Setup of ember:
## compl_mul
module compl_mul(
   input logic clk_i, 
   input logic srst_i,
   input logic signed [17:0]data_a_i_i,   
   input logic signed [17:0]data_a_q_i,   
   input logic signed [17:0]data_b_i_i,   
   input logic signed [17:0]data_b_q_i,   
   output  logic signed  [36:0]data_i_o,    
   output  logic signed [36:0]data_q_o     
   );
Size in the first run: about 5400 cells after synthesis, about 74 flip-flops, roughly 150 I/O pins, roughly 51000 µm² of cells after synthesis.
Settings: LEC_CHECK=0, CAP_MARGIN=20, CORE_ASPECT_RATIO=0.7, CORE_MARGIN=2, CORE_UTILIZATION=72, CTS_CLUSTER_DIAMETER=347, CTS_CLUSTER_SIZE=92, PLACE_DENSITY=0.39, SETUP_SLACK_MARGIN=0.88, SLEW_MARGIN=20, TNS_END_PERCENT=10; clock period 6.55 ns.
run.sh (not shown) runs the stock make flow with config.mk's settings and CLKGATE_MAP_FILE=.
Complete run, failing final checks: ember, reason setup timing.
--- input diff ember..amber ---
- CTS_CLUSTER_SIZE: 92 -> 37
- PLACE_DENSITY: 0.39 -> unset
- CORE_UTILIZATION: 72 -> 70
- CORE_ASPECT_RATIO: 0.7 -> unset
- TNS_END_PERCENT: 10 -> unset
- SETUP_SLACK_MARGIN: 0.88 -> unset
- CTS_CLUSTER_DIAMETER: 347 -> unset
- the clock period (ns, I/O delays scaled along): 6.55 -> 7.28
### Flow results
Diff ember -> amber: layout overhead on the synthesized area rose by 7.4 points, total of fill cells in the finished design decreased 20%, post-CTS repair timing setup buffer count picked up an extra about 800%, core utilization grew by 3.0 points.
amber vs ember — setup slack dropped 0.062 ns.
amber: met2 layer usage reported by global route 15 points above ember
Status for ember and amber: no clean run
The flow completed for amber, but it is not clean: the layout still shows setup timing.
amber ended up with more standard cells than ember.
amber against ember: count of plain and timing-repair buffers went up by 226; final area now sits higher; total detailed-routing wirelength up 38%.
#### Input delta (onyx over amber)
- a deleted CTS_CLUSTER_SIZE that had been 37
- a change of CORE_UTILIZATION from 70 to 66
- a change of the clock period (ns, I/O delays scaled along) from 7.28 to 8.0
## What came out
Status for onyx and amber: no clean run
Ran to the end and failed final checks on setup timing: amber.
In onyx the implementation completed, yet the final layout does not meet the checks, the culprit being setup timing.
Taking amber as the reference, in onyx detailed-route wire length shows a reduction of 60000 µm; number of enable flip-flop cells neither gained nor lost much; post-synthesis cell count closely matched the old numbers.
### onyx -> yarrow
- setting CTS_CLUSTER_SIZE to 37 for the first time
- changing CORE_UTILIZATION from 66 to 70
- setting MAX_ROUTING_LAYER to met4 for the first time
[summary]
- Count of clock-buffer cells in the layout ends up lower on yarrow.
- From the logs: yarrow reached the end of the flow and failed the layout checks with setup timing.
- Routing usage on met3 for yarrow is higher than for onyx.
- In the reports for onyx and yarrow, the smaller per-cell routed wire length belongs to onyx.
- Diff onyx -> yarrow: share of the clock period used by the worst path after layout +4.9 points; number of non-clock buffers in the layout +81.
- Delta (yarrow minus onyx): final cell count shows an increase of 24; sequential share of layout area about even.
Modified inputs, raven compared to yarrow
- a change of CAP_MARGIN from 20 to 15
- a change of the clock period (ns, I/O delays scaled along) from 8.0 to 7.4
Results
- What ended raven was a tool error in global routing; the run never finished.
- Comparing raven against yarrow, there is no change at all in number of instances in the synthesized netlist.
- The pre-CTS setup slack in raven sits 0.99 ns below the value recorded for yarrow.
- The number of cells upsized or downsized after cts number comes out higher for raven vs yarrow.

========
Setup of garnet:
compl_mul again, from the RTL that the note above started with.
clock: 7.72 ns
lec_check: 0
cap_margin: 35
cell_pad_in_sites_detail_placement: 0
cell_pad_in_sites_global_placement: 0
core_margin: 2
core_utilization: 72
cts_cluster_diameter: 194
gpl_timing_driven: 1
max_routing_layer: met4
setup_slack_margin: 0.58
slew_margin: 20
As the logs show, garnet stopped at global routing after a tool error, so it never reached the end of the flow.
The following lists how lagoon was set up differently from garnet:
# garnet
export LEC_CHECK = 0
export CAP_MARGIN = 35
export CELL_PAD_IN_SITES_DETAIL_PLACEMENT = 0
export CELL_PAD_IN_SITES_GLOBAL_PLACEMENT = 0
export CORE_MARGIN = 2
export CORE_UTILIZATION = 72
export CTS_CLUSTER_DIAMETER = 194
export GPL_TIMING_DRIVEN = 1
export MAX_ROUTING_LAYER = met4
export SETUP_SLACK_MARGIN = 0.58
export SLEW_MARGIN = 20
create_clock -name core_clock -period 7.72 [get_ports {clk_i}]
# lagoon
export LEC_CHECK = 0
export CAP_MARGIN = 20
export CELL_PAD_IN_SITES_DETAIL_PLACEMENT = 0
export CELL_PAD_IN_SITES_GLOBAL_PLACEMENT = 0
export CORE_MARGIN = 2
export CORE_UTILIZATION = 65
export CTS_CLUSTER_DIAMETER = 194
export GPL_TIMING_DRIVEN = 0
export SETUP_SLACK_MARGIN = 0.58
export SLEW_MARGIN = 20
create_clock -name core_clock -period 9.89 [get_ports {clk_i}]
## What came out
lagoon: all stages complete, timing, DRC and antenna checks passed
As far as area figure in the yosys stat output goes, lagoon and garnet are indistinguishable; the numbers are identical.
Comparing the two runs side by side, lagoon comes out behind garnet on area inside the core boundary.
lagoon: number of input and output port buffers inserted 56 below garnet
Comparing garnet against lagoon, there is no change at all in post-synthesis instance total.
lagoon vs garnet: vertical die dimension up by a few percent
The netlist area before placement of garnet and that of lagoon are within noise of each other.
Number of rows in the core area: garnet and lagoon compared, lower one is garnet
Looking at post-CTS setup buffer count, lagoon sits 148 below garnet.
The lower detailed placer's ending HPWL of garnet and lagoon is in garnet.
Setup changes, lagoon to harbor
# lagoon
export LEC_CHECK = 0
export CAP_MARGIN = 20
export CELL_PAD_IN_SITES_DETAIL_PLACEMENT = 0
export CELL_PAD_IN_SITES_GLOBAL_PLACEMENT = 0
export CORE_MARGIN = 2
export CORE_UTILIZATION = 65
export CTS_CLUSTER_DIAMETER = 194
export GPL_TIMING_DRIVEN = 0
export SETUP_SLACK_MARGIN = 0.58
export SLEW_MARGIN = 20
create_clock -name core_clock -period 9.89 [get_ports {clk_i}]
# harbor
export LEC_CHECK = 0
export CAP_MARGIN = 20
export CORE_MARGIN = 2
export CORE_UTILIZATION = 40
export SLEW_MARGIN = 20
create_clock -name core_clock -period 11.8 [get_ports {clk_i}]
Notes after the runs:
Post-route cell area, harbor and lagoon: smaller value in harbor. Compared with lagoon, harbor shows share of the clock period used by the worst path lower by 3.4 points. Changes observed in harbor relative to lagoon: final non-filler cell total higher, via count lower, wire length of the first global-routing pass lower. Between lagoon and harbor, multi-input combinational area share increased.
diff inputs: harbor => juniper
# harbor
export LEC_CHECK = 0
export CAP_MARGIN = 20
export CORE_MARGIN = 2
export CORE_UTILIZATION = 40
export SLEW_MARGIN = 20
create_clock -name core_clock -period 11.8 [get_ports {clk_i}]
# juniper
export LEC_CHECK = 0
export CAP_MARGIN = 20
export CORE_MARGIN = 2
export CORE_UTILIZATION = 72
export MAX_ROUTING_LAYER = met4
export PLACE_DENSITY_LB_ADDON = 0.25
export SLEW_MARGIN = 20
create_clock -name core_clock -period 7.97 [get_ports {clk_i}]
Findings:
- The flow ended early for juniper: it failed with a tool error in global routing.
- Width of the die in juniper is about 25% lower than in harbor
- In juniper, the number of cells upsized or downsized after cts came out 649 above the value in harbor.
- Changes observed in juniper relative to harbor: placed instance area went up by about 7%, number of synthesized flops with an enable pin was more or less identical, floorplan die area went down by about 44%.
- Against harbor, placeable core region in juniper fell by more than a quarter.
- juniper -> harbor: fraction of registers with async set/reset flat
- Relative to harbor, buffers inserted during post-CTS setup optimization has gone up in juniper.
- Status: fraction of synthesized cell area in xor and xnor cells parity (harbor, juniper)

========
The RTL this note starts from:
==> flow/design.v <==
`timescale 1ns / 1ps
module compl_mul(
   input logic clk_i, 
   input logic srst_i,
   input logic signed [17:0]data_a_i_i,   
   input logic signed [17:0]data_a_q_i,   
   input logic signed [17:0]data_b_i_i,   
   input logic signed [17:0]data_b_q_i,   
   output  logic signed  [36:0]data_i_o,    
   output  logic signed [36:0]data_q_o     
   );
   logic signed [35:0] prod_ii, prod_iq, prod_qi, prod_qq;
   assign prod_ii = data_a_i_i * data_b_i_i;
   assign prod_qq = data_a_q_i * data_b_q_i;
   assign prod_iq = data_a_i_i * data_b_q_i;
   assign prod_qi = data_a_q_i * data_b_i_i;
   always_ff@(posedge clk_i) begin
       if(srst_i)begin
           data_i_o<=0;
           data_q_o<=0;
       end
       else begin
           data_i_o<=prod_ii-prod_qq;
           data_q_o<=prod_iq+prod_qi;
       end
   end
endmodule
export LEC_CHECK = 0
export CAP_MARGIN = 20
export CORE_ASPECT_RATIO = 0.7
export CORE_MARGIN = 2
export CORE_UTILIZATION = 72
export CTS_CLUSTER_DIAMETER = 347
export CTS_CLUSTER_SIZE = 92
export HOLD_SLACK_MARGIN = 0.29
export PLACE_DENSITY = 0.39
export SETUP_SLACK_MARGIN = 0.88
export SLEW_MARGIN = 20
export TNS_END_PERCENT = 10
create_clock -name core_clock -period 6.55 [get_ports {clk_i}]
The baseline finished with negative setup slack left.
==> next run, changes <==
--- a/flow/config.mk
+++ b/flow/config.mk
@@ -8,3 +8,3 @@
 export CAP_MARGIN = 20
-export CORE_ASPECT_RATIO = 0.7
+export CORE_ASPECT_RATIO = 0.5
 export CORE_MARGIN = 2
@@ -13,4 +13,3 @@
 export CTS_CLUSTER_SIZE = 92
-export HOLD_SLACK_MARGIN = 0.29
-export PLACE_DENSITY = 0.39
+export PLACE_DENSITY = 0.78
 export SETUP_SLACK_MARGIN = 0.88
After rerunning:
- The new run completed, yet does not pass: negative setup slack
- final area came out higher by a few percent
- worst hold slack gets better by 280 ps
- non-clock buffer count is higher by 75
- synthesized area does not change
- global-route usage is higher by 8.9 points
- utilization rose by 3.1 points
- count of clock-buffer cells in the layout rises by 1
- worst setup slack degrades by 140 ps
- first-iteration DRC count increases by well over a third
==> next run, changes <==
==> flow/config.mk (replaced) <==
export PLATFORM = sky130hd
export DESIGN_NAME = compl_mul
export DESIGN_NICKNAME = compl_mul
export VERILOG_FILES = /design/flow/design.v
export SDC_FILE = /design/flow/constraint.sdc
export NUM_CORES = 4
export LEC_CHECK = 0
export CAP_MARGIN = 0
export CORE_MARGIN = 2
export CORE_UTILIZATION = 72
export MAX_ROUTING_LAYER = met4
export SLEW_MARGIN = 20
==> flow/constraint.sdc (replaced) <==
create_clock -name core_clock -period 7.97 [get_ports {clk_i}]
set_input_delay 1.5940 -clock core_clock [delete_from_list [all_inputs] [get_ports {clk_i}]]
set_output_delay 1.5940 -clock core_clock [all_outputs]
set_load 0.01 [all_outputs]
This time the run died in global routing with ODB-0269.
Synthesized cell count stays the same.
Die area stays flat.
Area after synthesis is unchanged.

========
Starts from the design.v that is shown in full above.
Settings: LEC_CHECK=0, ABC_AREA=0, CAP_MARGIN=20, CELL_PAD_IN_SITES_GLOBAL_PLACEMENT=1, CORE_ASPECT_RATIO=1.73, CORE_MARGIN=2, CORE_UTILIZATION=60, CTS_CLUSTER_DIAMETER=95, CTS_CLUSTER_SIZE=97, SLEW_MARGIN=15, TNS_END_PERCENT=20; clock period 16.0 ns.
Rerun with:
CORE_ASPECT_RATIO = 1.27   (was 1.73)
CORE_UTILIZATION = 48   (was 60)
CTS_CLUSTER_DIAMETER = 52   (was 95)
CTS_CLUSTER_SIZE = 48   (was 97)
SLEW_MARGIN = 20   (was 15)
Effect: Wire length is lower by 0.65%; worst setup slack is worse by 0.020 ns.
Rerun with:
CORE_UTILIZATION = 60   (was 48)
CTS_CLUSTER_DIAMETER = 377   (was 52)
CTS_CLUSTER_SIZE = 97   (was 48)
Outcome: Non-clock buffer count goes down by 1. Critical path depth goes up by 1. Fmax goes up by 2.2%. Sequential cell count is unchanged. Core utilization goes up by 12 points.
Rerun with:
CORE_UTILIZATION = 50   (was 60)
CTS_CLUSTER_DIAMETER = 75   (was 377)
CTS_CLUSTER_SIZE = 31   (was 97)
After rerunning:
- The changed run passed the timing, DRC and antenna checks
- area after synthesis does not change
- worst hold slack gets worse by 0.067 ns
- worst setup slack gets worse by 0.14 ns
- routed wire length came out higher by 6.0%
- via count came out lower by 0.89%
- count of clock-buffer cells in the layout does not change
- final area came out higher by 0.55%
- fmax came out lower by about 1.2%
- cell count came out higher by 3.6%
- sequential share of layout area is about the same

========
== v26 ==
Starts from the design.v that is shown in full above.
==> flow/config.mk <==
export PLATFORM = sky130hd
export DESIGN_NAME = compl_mul
export DESIGN_NICKNAME = compl_mul
export VERILOG_FILES = /design/flow/design.v
export SDC_FILE = /design/flow/constraint.sdc
export NUM_CORES = 4
export LEC_CHECK = 0
export CAP_MARGIN = 40
export CELL_PAD_IN_SITES_DETAIL_PLACEMENT = 2
export CORE_ASPECT_RATIO = 0.63
export CORE_MARGIN = 8
export CORE_UTILIZATION = 47
export CTS_CLUSTER_SIZE = 59
export GPL_ROUTABILITY_DRIVEN = 0
export GPL_TIMING_DRIVEN = 1
export MAX_ROUTING_LAYER = met4
export MIN_ROUTING_LAYER = met2
export PLACE_DENSITY_LB_ADDON = 0.13
export SETUP_SLACK_MARGIN = 3.98
export SLEW_MARGIN = 20
==> flow/constraint.sdc <==
create_clock -name core_clock -period 16.0 [get_ports {clk_i}]
set_input_delay 3.2000 -clock core_clock [delete_from_list [all_inputs] [get_ports {clk_i}]]
set_output_delay 3.2000 -clock core_clock [all_outputs]
set_load 0.01 [all_outputs]
Tool error GRT-0116 stopped v26 during global routing; no final results.
What v59 does differently from v26 at the input level:
# v26
export LEC_CHECK = 0
export CAP_MARGIN = 40
export CELL_PAD_IN_SITES_DETAIL_PLACEMENT = 2
export CORE_ASPECT_RATIO = 0.63
export CORE_MARGIN = 8
export CORE_UTILIZATION = 47
export CTS_CLUSTER_SIZE = 59
export GPL_ROUTABILITY_DRIVEN = 0
export GPL_TIMING_DRIVEN = 1
export MAX_ROUTING_LAYER = met4
export MIN_ROUTING_LAYER = met2
export PLACE_DENSITY_LB_ADDON = 0.13
export SETUP_SLACK_MARGIN = 3.98
export SLEW_MARGIN = 20
create_clock -name core_clock -period 16.0 [get_ports {clk_i}]
# v59
export LEC_CHECK = 0
export ABC_AREA = 1
export CAP_MARGIN = 40
export CORE_ASPECT_RATIO = 0.98
export CORE_MARGIN = 2
export CORE_UTILIZATION = 39
export MAX_ROUTING_LAYER = met4
export MIN_ROUTING_LAYER = met2
export SLEW_MARGIN = 20
export TNS_END_PERCENT = 90
create_clock -name core_clock -period 11.9 [get_ports {clk_i}]
## What came out
v59 | status: complete | timing, DRC, antenna: pass
Compared with v26, v59 shows a area of the die that is 20,000 um2 higher.
When v59 is measured against v26, its number of unique standard cell types used by synthesis turns out 11 lower.
Between v26 and v59, the flow reports net count entering floorplan increasing by more than 10%.
Modified inputs, v58 compared to v59
# v59
export LEC_CHECK = 0
export ABC_AREA = 1
export CAP_MARGIN = 40
export CORE_ASPECT_RATIO = 0.98
export CORE_MARGIN = 2
export CORE_UTILIZATION = 39
export MAX_ROUTING_LAYER = met4
export MIN_ROUTING_LAYER = met2
export SLEW_MARGIN = 20
export TNS_END_PERCENT = 90
create_clock -name core_clock -period 11.9 [get_ports {clk_i}]
# v58
export LEC_CHECK = 0
export CAP_MARGIN = 20
export CORE_MARGIN = 2
export CORE_UTILIZATION = 25
export SLEW_MARGIN = 20
create_clock -name core_clock -period 11.8 [get_ports {clk_i}]
Results
Compared to v59, v58 has utilization after layout 14 points lower. The lower area fraction in xor and xnor cells came out of v59. Relative to v59, the setup slack of v58 is higher by 0.066 ns. v59 and v58 ended up with nearly the same buffering overhead.
Changes in v55 relative to v58:
# v58
export LEC_CHECK = 0
export CAP_MARGIN = 20
export CORE_MARGIN = 2
export CORE_UTILIZATION = 25
export SLEW_MARGIN = 20
create_clock -name core_clock -period 11.8 [get_ports {clk_i}]
# v55
export LEC_CHECK = 0
export CAP_MARGIN = 20
export CORE_MARGIN = 2
export CORE_UTILIZATION = 72
export CTS_CLUSTER_SIZE = 31
export PLACE_DENSITY = 0.64
export SETUP_SLACK_MARGIN = 2.84
export SLEW_MARGIN = 20
create_clock -name core_clock -period 11.1 [get_ports {clk_i}]
Results
Per the final summary, v55 finished and its layout is clean on timing, DRC and antenna.
Delta (v55 minus v58): non-clock buffer count +282, longest individual stage delay on the worst path went down, data arrival time of the critical path now smaller, placed standard-cell area lower, detailed route wirelength on metal2 has increased.
[compare] base=v58 new=v55: number of global-route vias before repair up 5,545; proportion of cell area occupied by registers down 0.19 points; post-route worst hold slack down 0.21 ns; via count up about 16%.
Delta (v55 minus v58): final design instance area without fill saw an increase.
Critical path startpoint: data_b_q_i[2] -> v58, data_b_i_i[14] -> v55
Input changes introduced in v34 (baseline for comparison: v55):
# v55
export LEC_CHECK = 0
export CAP_MARGIN = 20
export CORE_MARGIN = 2
export CORE_UTILIZATION = 72
export CTS_CLUSTER_SIZE = 31
export PLACE_DENSITY = 0.64
export SETUP_SLACK_MARGIN = 2.84
export SLEW_MARGIN = 20
create_clock -name core_clock -period 11.1 [get_ports {clk_i}]
# v34
export LEC_CHECK = 0
export CAP_MARGIN = 35
export CORE_MARGIN = 2
export CORE_UTILIZATION = 72
export MAX_ROUTING_LAYER = met4
export SLEW_MARGIN = 20
create_clock -name core_clock -period 7.97 [get_ports {clk_i}]
## What came out
global routing: v34 exited with error
Diff v34..v55 | count of port buffers added during placement | unchanged
Post-DP HPWL ends up lower on v34.
v55 → v34: worst setup timing slack at the placement stage fell by 1.62 ns; synthesized cell count stayed essentially flat.
Diff v34 and v55: post-placement cell count lower in v55
Diff v34..v55 | area share of xor/xnor cells in the synthesized design | unchanged
Number of cell rows: v34 vs v55 identical
Of v34 and v55, the higher number of post-CTS setup repair buffers belongs to v55.
Reported for v34 and v55, vertical extent of the die turned out identical to the last digit.
Diff v55..v34 | maximum buffer depth of the clock tree | unchanged
Re yosys stat chip area: no difference whatsoever between v55 and v34.
